==> umber <==
==> flow/design.v (excerpt) <==
module main(
    input clk,
    input rst,
    input btnl,
	 input btnd,
	 input btnr,
	 input btnp,
	 input [3:0] speed,
    output [7:0] led,
	 output [6:0] seg,
	 output [3:0] an
    );
make LEC_CHECK=0 ABC_AREA=0 CAP_MARGIN=30 CELL_PAD_IN_SITES_GLOBAL_PLACEMENT=0 CORE_ASPECT_RATIO=1.15 CORE_MARGIN=2 CORE_UTILIZATION=72 CTS_CLUSTER_DIAMETER=183 CTS_CLUSTER_SIZE=14 MAX_ROUTING_LAYER=met4 PLACE_DENSITY_LB_ADDON=0.04 SETUP_SLACK_MARGIN=0.17 SLEW_MARGIN=40 finish   # period 2.25 ns
run.sh (not shown) runs the stock make flow with config.mk's settings and CLKGATE_MAP_FILE=.
==> inputs of violet, as changes to umber <==
==> flow/config.mk (replaced) <==
export PLATFORM = sky130hd
export DESIGN_NAME = main
export DESIGN_NICKNAME = main
export VERILOG_FILES = /design/flow/design.v
export SDC_FILE = /design/flow/constraint.sdc
export NUM_CORES = 4
export LEC_CHECK = 0
export ABC_AREA = 1
export CAP_MARGIN = 20
export CORE_MARGIN = 2
export CORE_UTILIZATION = 72
export CTS_CLUSTER_SIZE = 90
export PLACE_DENSITY = 0.35
export SETUP_SLACK_MARGIN = 0.6
export SLEW_MARGIN = 20
==> run_results.csv <==
group,metric,value,unit
power_and_ir_drop,p_total,7.71,mW
yosys,synth_dominant_cell_count,"nand2_1",
layout,buffer_area_share,3.80,%
layout,comb_area_share,40.8,%
placement,gp_congestion,0.845,
outcome,status,"finished clean",
grt,grt_usage,26.1,%
sta,fin_setup_tns,0,ns
yosys,synth-compound-area-share,9.46,%
layout,fin_util,86.2,%
layout,clock_buffers,27,
placement,pre_cts_ws,0.341,ns
placement,place_area,9170,sq um
yosys,synth_cell_types,47,
yosys,synth.top_cell.area_share,45.7,%
detailed_routing,dr.first_iter.drc_count,474,
yosys,yosysChipArea,8810,sq um
grt,grt_pass1_wl,29000,um
floorplan,die_w,115,um
the above is filed under violet

==> run_results.csv <==
group,metric,value,unit
outcome,status,"finished with violations",
outcome,violatedChecks,"setup timing",
yosys,synth-compound-area-share,9.03,%
layout,buffer_area_share,5.56,%
sta,setup_viol,5,
power_and_ir_drop,pwr-share-comb,2.0,%
yosys,synth.top_cell.area_share,47.2,%
floorplan,die_w,105,um
layout,clock_buffers,19,
grt,grt_usage,29.2,%
grt,grt_pass1_wl,30400,um
layout,fin_util,85.1,%
detailed_routing,dr.first_iter.drc_count,375,
yosys,synth_dominant_cell_count,"dfxtp_1",
power_and_ir_drop,internal-power,5.13,mW
power_and_ir_drop,p_total,6.47,mW
layout,area_growth,14.9,%
sta,fin_setup_tns,-0.551,ns
yosys,yosysChipArea,8520,sq um
setup_path,crit_start,"cappuc.signal_state$_SDFFE_PP0P_",
placement,pre_cts_ws,0.0344,ns
sta,setup_ws,-0.140,ns
the above is filed under umber


==> job 1267: inputs <==
Starting RTL as in the previous note.
==> flow/design.v (excerpt) <==
module main(
    input clk,
    input rst,
    input btnl,
	 input btnd,
	 input btnr,
	 input btnp,
	 input [3:0] speed,
    output [7:0] led,
	 output [6:0] seg,
	 output [3:0] an
    );
clock: 3.23 ns
lec_check: 0
abc_area: 0
cap_margin: 30
cell_pad_in_sites_global_placement: 0
core_aspect_ratio: 0.55
core_margin: 2
core_utilization: 58
max_routing_layer: met4
slew_margin: 0
==> job 6216: changes against job 1267 <==
Settings changed: CAP_MARGIN 30 to 0, CORE_ASPECT_RATIO 0.55 to 1.02, CORE_UTILIZATION 58 to 72, CTS_CLUSTER_DIAMETER set to 45, PLACE_DENSITY_LB_ADDON set to 0.19, SETUP_SLACK_MARGIN set to 0.31.
==> flow/constraint.sdc (replaced) <==
create_clock -name core_clock -period 2.27 [get_ports {clk}]
set_input_delay 0.4540 -clock core_clock [delete_from_list [all_inputs] [get_ports {clk}]]
set_output_delay 0.4540 -clock core_clock [all_outputs]
set_load 0.01 [all_outputs]
==> impl_metrics.csv <==
group,metric,value,unit
run_status,status,"no timing/DRC/antenna violations",
global_route,met3_usage,3.454,%
final_timing,hold_slack,0.4378,ns
clock_network,cts_buffers,19,
place,dpl.hpwl,10960,um
[end of results for job 1267]
==> impl_metrics.csv <==
group,metric,value,unit
run_status,status,"finished with violations",
final_timing,final-setup-viol-count,6,
run_status,violations,"setup timing",
final_timing,setup_slack,-0.1012,ns
[end of results for job 6216]

==> 03-07: inputs <==
main again, from the RTL that the note above started with.
==> flow/config.mk <==
export PLATFORM = sky130hd
export DESIGN_NAME = main
export DESIGN_NICKNAME = main
export VERILOG_FILES = /design/flow/design.v
export SDC_FILE = /design/flow/constraint.sdc
export NUM_CORES = 4
export LEC_CHECK = 0
export CAP_MARGIN = 20
export CELL_PAD_IN_SITES_DETAIL_PLACEMENT = 1
export CORE_ASPECT_RATIO = 0.51
export CORE_MARGIN = 6
export CORE_UTILIZATION = 40
export CTS_CLUSTER_DIAMETER = 50
export CTS_CLUSTER_SIZE = 38
export MAX_ROUTING_LAYER = met5
export MIN_ROUTING_LAYER = met2
export PLACE_DENSITY_LB_ADDON = 0.26
export SLEW_MARGIN = 20
export TNS_END_PERCENT = 5
==> flow/constraint.sdc <==
create_clock -name core_clock -period 10.0 [get_ports {clk}]
set_input_delay 2.0000 -clock core_clock [delete_from_list [all_inputs] [get_ports {clk}]]
set_output_delay 2.0000 -clock core_clock [all_outputs]
set_load 0.01 [all_outputs]
==> 08-15: changes against 03-07 <==
Settings changed: ABC_AREA from default to 1, CELL_PAD_IN_SITES_DETAIL_PLACEMENT 1 to default, CORE_ASPECT_RATIO 0.51 to default, CORE_MARGIN 6 to 2, CORE_UTILIZATION 40 to 70, CTS_CLUSTER_DIAMETER 50 to default, CTS_CLUSTER_SIZE 38 to 90, MAX_ROUTING_LAYER met5 to default, MIN_ROUTING_LAYER met2 to default, PLACE_DENSITY_LB_ADDON 0.26 to default, SETUP_SLACK_MARGIN from default to 0.6, TNS_END_PERCENT 5 to default.
==> flow/constraint.sdc (replaced) <==
create_clock -name core_clock -period 2.31 [get_ports {clk}]
set_input_delay 0.4620 -clock core_clock [delete_from_list [all_inputs] [get_ports {clk}]]
set_output_delay 0.4620 -clock core_clock [all_outputs]
set_load 0.01 [all_outputs]
==> impl_metrics.toml <==
# synthesis and place-and-route metrics
[detailed_routing]
wl_met1_um = 0

[timing]
final.setup_skew_ns = 0.0284
whs_ns = 0.443
rsz0062_at_grt = "false"

[outcome]
status = "complete, no violations"

[critical_path]
path_max_fanout = 63
crit_path_cell_trace = "buf_2 -> buf_4 -> or2_2 -> a21oi_1 -> o21a_1 -> o21a_1 -> ha_1 -> a21boi_0 -> o21ai_0 -> a21o_1 -> a21oi_1"

[pwr]
internal-power_mw = 1.14

[clock_tree]
path_clk_slew_ns = 0.09
-- figures above: 03-07

==> impl_metrics.toml <==
# synthesis and place-and-route metrics
[outcome]
status = "complete, no violations"

[critical_path]
crit_path_cell_trace = "nor2_4 -> nand3_2 -> nand2_2 -> inv_2 -> nand2_2 -> ha_4 -> inv_2 -> fa_2 -> nand2_2 -> nand3_2 -> nand2_1 -> nor2_2 -> inv_2 -> nor2_2"

[pwr]
internal-power_mw = 5.37

[clock_tree]
path_clk_slew_ns = 0.06

[timing]
final.setup_skew_ns = 0.00714
whs_ns = 0.245
rsz0062_at_grt = "true"
-- figures above: 08-15


==> 04-24 <==
Starting RTL as in the previous note.
Settings: LEC_CHECK=0, ABC_AREA=0, CAP_MARGIN=30, CELL_PAD_IN_SITES_GLOBAL_PLACEMENT=0, CORE_ASPECT_RATIO=1.15, CORE_MARGIN=2, CORE_UTILIZATION=72, CTS_CLUSTER_DIAMETER=183, MAX_ROUTING_LAYER=met4, PLACE_DENSITY_LB_ADDON=0.19, SLEW_MARGIN=0; clock period 2.74 ns.
==> 09-17: changes against 04-24 <==
==> flow/config.mk (replaced) <==
export PLATFORM = sky130hd
export DESIGN_NAME = main
export DESIGN_NICKNAME = main
export VERILOG_FILES = /design/flow/design.v
export SDC_FILE = /design/flow/constraint.sdc
export NUM_CORES = 4
export LEC_CHECK = 0
export CAP_MARGIN = 20
export CORE_MARGIN = 2
export CORE_UTILIZATION = 30
export SLEW_MARGIN = 20
==> flow/constraint.sdc (replaced) <==
create_clock -name core_clock -period 4.05 [get_ports {clk}]
set_input_delay 0.8100 -clock core_clock [delete_from_list [all_inputs] [get_ports {clk}]]
set_output_delay 0.8100 -clock core_clock [all_outputs]
set_load 0.01 [all_outputs]
==> deck_impl_summary.md <==
Key Metrics from the Run

Critical path
  • End of the worst register-to-register path: time_select.ing_type[2]
  • Data required time at the worst endpoint: 3.11 ns

Status
  • Status: no timing/DRC/antenna violations

Hold path
  • Hold path startpoint: clk_1Hz.contador[0]

Power
  • Proportion of power drawn by the clock network: 0.475
  • Total power density per cell area: 610 nW/um2

Route
  • Met3 Wirelength: 700 um

Global route
  • First-pass GRT wire length: 28,900 um
  • Tot GR Track Use: 0.276

Layout
  • Post-route insts no fill: 1,136
-- figures above: 04-24

==> deck_impl_summary.md <==
Key Metrics from the Run

Status
  • Status: no timing/DRC/antenna violations

Global route
  • GR peak layer: met2
  • Tot GR Track Use: 0.102
  • First-pass GRT wire length: 26,400 um

Hold path
  • Hold path startpoint: cappuc.signal_sync_0

Placement
  • Number of I/O port buffers: 26

Layout
  • Post-route insts no fill: 1,360

Floorplan
  • Die area: 29,800 um2
  • Die height: 173 um

Final timing
  • Tightest Pin Transition: 0.671 ns

Power
  • Total power density per cell area: 406 nW/um2
  • Proportion of power drawn by the clock network: 0.481

Route
  • Met3 Wirelength: 518 um

Critical path
  • Data required time at the worst endpoint: 4.42 ns
-- figures above: 09-17


==> branch juniper <==
main again, from the RTL that the note above started with.
Design main, start of the top module:
module main(
    input clk,
    input rst,
    input btnl,
	 input btnd,
	 input btnr,
	 input btnp,
	 input [3:0] speed,
    output [7:0] led,
	 output [6:0] seg,
	 output [3:0] an
    );
Settings: LEC_CHECK=0, ABC_AREA=1, CAP_MARGIN=20, CELL_PAD_IN_SITES_DETAIL_PLACEMENT=0, CELL_PAD_IN_SITES_GLOBAL_PLACEMENT=3, CORE_MARGIN=6, CORE_UTILIZATION=42, GPL_TIMING_DRIVEN=1, MIN_ROUTING_LAYER=met1, PLACE_DENSITY_LB_ADDON=0.08, SETUP_SLACK_MARGIN=0.25, SLEW_MARGIN=0, TNS_END_PERCENT=50; clock period 6.71 ns.
==> branch indigo: changes against branch juniper <==
- ABC_AREA: 1 -> 0
- CELL_PAD_IN_SITES_DETAIL_PLACEMENT: 0 -> 1
- CORE_ASPECT_RATIO: default -> 0.55
- CORE_MARGIN: 6 -> 5
- CORE_UTILIZATION: 42 -> 16
- CTS_CLUSTER_SIZE: default -> 16
- GPL_ROUTABILITY_DRIVEN: default -> 0
- GPL_TIMING_DRIVEN: 1 -> 0
- MAX_ROUTING_LAYER: default -> met4
- PLACE_DENSITY_LB_ADDON: 0.08 -> 0.07
- SETUP_SLACK_MARGIN: 0.25 -> default
- TNS_END_PERCENT: 50 -> default
==> flow/constraint.sdc (replaced) <==
create_clock -name core_clock -period 2.79 [get_ports {clk}]
set_input_delay 0.5580 -clock core_clock [delete_from_list [all_inputs] [get_ports {clk}]]
set_output_delay 0.5580 -clock core_clock [all_outputs]
set_load 0.01 [all_outputs]
==> branch pepper: changes against branch juniper <==
- ABC_AREA: 1 -> default
- CELL_PAD_IN_SITES_DETAIL_PLACEMENT: 0 -> default
- CELL_PAD_IN_SITES_GLOBAL_PLACEMENT: 3 -> default
- CORE_MARGIN: 6 -> 2
- CORE_UTILIZATION: 42 -> 40
- GPL_TIMING_DRIVEN: 1 -> default
- MIN_ROUTING_LAYER: met1 -> default
- PLACE_DENSITY_LB_ADDON: 0.08 -> default
- SETUP_SLACK_MARGIN: 0.25 -> default
- SLEW_MARGIN: 0 -> 20
- TNS_END_PERCENT: 50 -> default
==> flow/constraint.sdc (replaced) <==
create_clock -name core_clock -period 4.05 [get_ports {clk}]
set_input_delay 0.8100 -clock core_clock [delete_from_list [all_inputs] [get_ports {clk}]]
set_output_delay 0.8100 -clock core_clock [all_outputs]
set_load 0.01 [all_outputs]
==> results <==
Max frequency: branch juniper -; branch indigo 386.9 MHz; branch pepper 392.6 MHz
Finished Cell Area: branch juniper -; branch indigo 10,510 um^2; branch pepper 9764 um^2
Non-clock buffer instance count of the final layout: branch juniper -; branch indigo 55; branch pepper 28
Fin nets: branch juniper -; branch indigo 1,039; branch pepper 1,010
Critical register-to-register path endpoint: branch juniper -; branch indigo comparador.cambio[3]; branch pepper comparador.cambio[2]
Final Core Density: branch juniper -; branch indigo 0.2004; branch pepper 0.4660
Busiest grt layer: branch juniper -; branch indigo met1; branch pepper met2
Number of cells on the worst hold path: branch juniper -; branch indigo 1; branch pepper 1
Final antenna diode count: branch juniper -; branch indigo 0; branch pepper 0
Buf/Inv on CP: branch juniper -; branch indigo 3; branch pepper 1
Detailed-placement wirelength estimate: branch juniper -; branch indigo 17,290 um; branch pepper 9686 um
Launching element type of the critical path: branch juniper -; branch indigo flop; branch pepper flop
Largest cell class by area: branch juniper -; branch indigo multi-input combinational cells; branch pepper multi-input combinational cells
Max-slew violation total from the final report: branch juniper -; branch indigo 0; branch pepper 0
Outcome: branch juniper aborted with a tool error; branch indigo finished clean; branch pepper finished clean
Failing step: branch juniper 3_1_place_gp_skip_io; branch indigo -; branch pepper -
Max H-tree Level: branch juniper -; branch indigo 1; branch pepper 1
Parity-gate share of the synthesized area counting xor and xnor cells: branch juniper 0.02287; branch indigo 0.1048; branch pepper 0.1048
Power of the clock network: branch juniper -; branch indigo 3180 uW; branch pepper 2030 uW
RSZ-0062 raised after global routing: branch juniper -; branch indigo false; branch pepper false
Flop pwr share: branch juniper -; branch indigo 0.468; branch pepper 0.489
Maxcap violations: branch juniper -; branch indigo 0; branch pepper 0
Non-clock buffer contribution to total cell area: branch juniper -; branch indigo 0.04012; branch pepper 0.02768
Number of buffers inserted by hold repair at cts: branch juniper -; branch indigo 0; branch pepper 0
Die height: branch juniper 156.8 um; branch indigo 181.1 um; branch pepper 150.0 um
AO/OA Area Share: branch juniper 0.09460; branch indigo 0.09031; branch pepper 0.09031
Synthesis area per yosys: branch juniper 8808 um^2; branch indigo 8521 um^2; branch pepper 8521 um^2
Non-clock inverter count in the final layout: branch juniper -; branch indigo 35; branch pepper 35
Power and IR drop assume default switching activity.
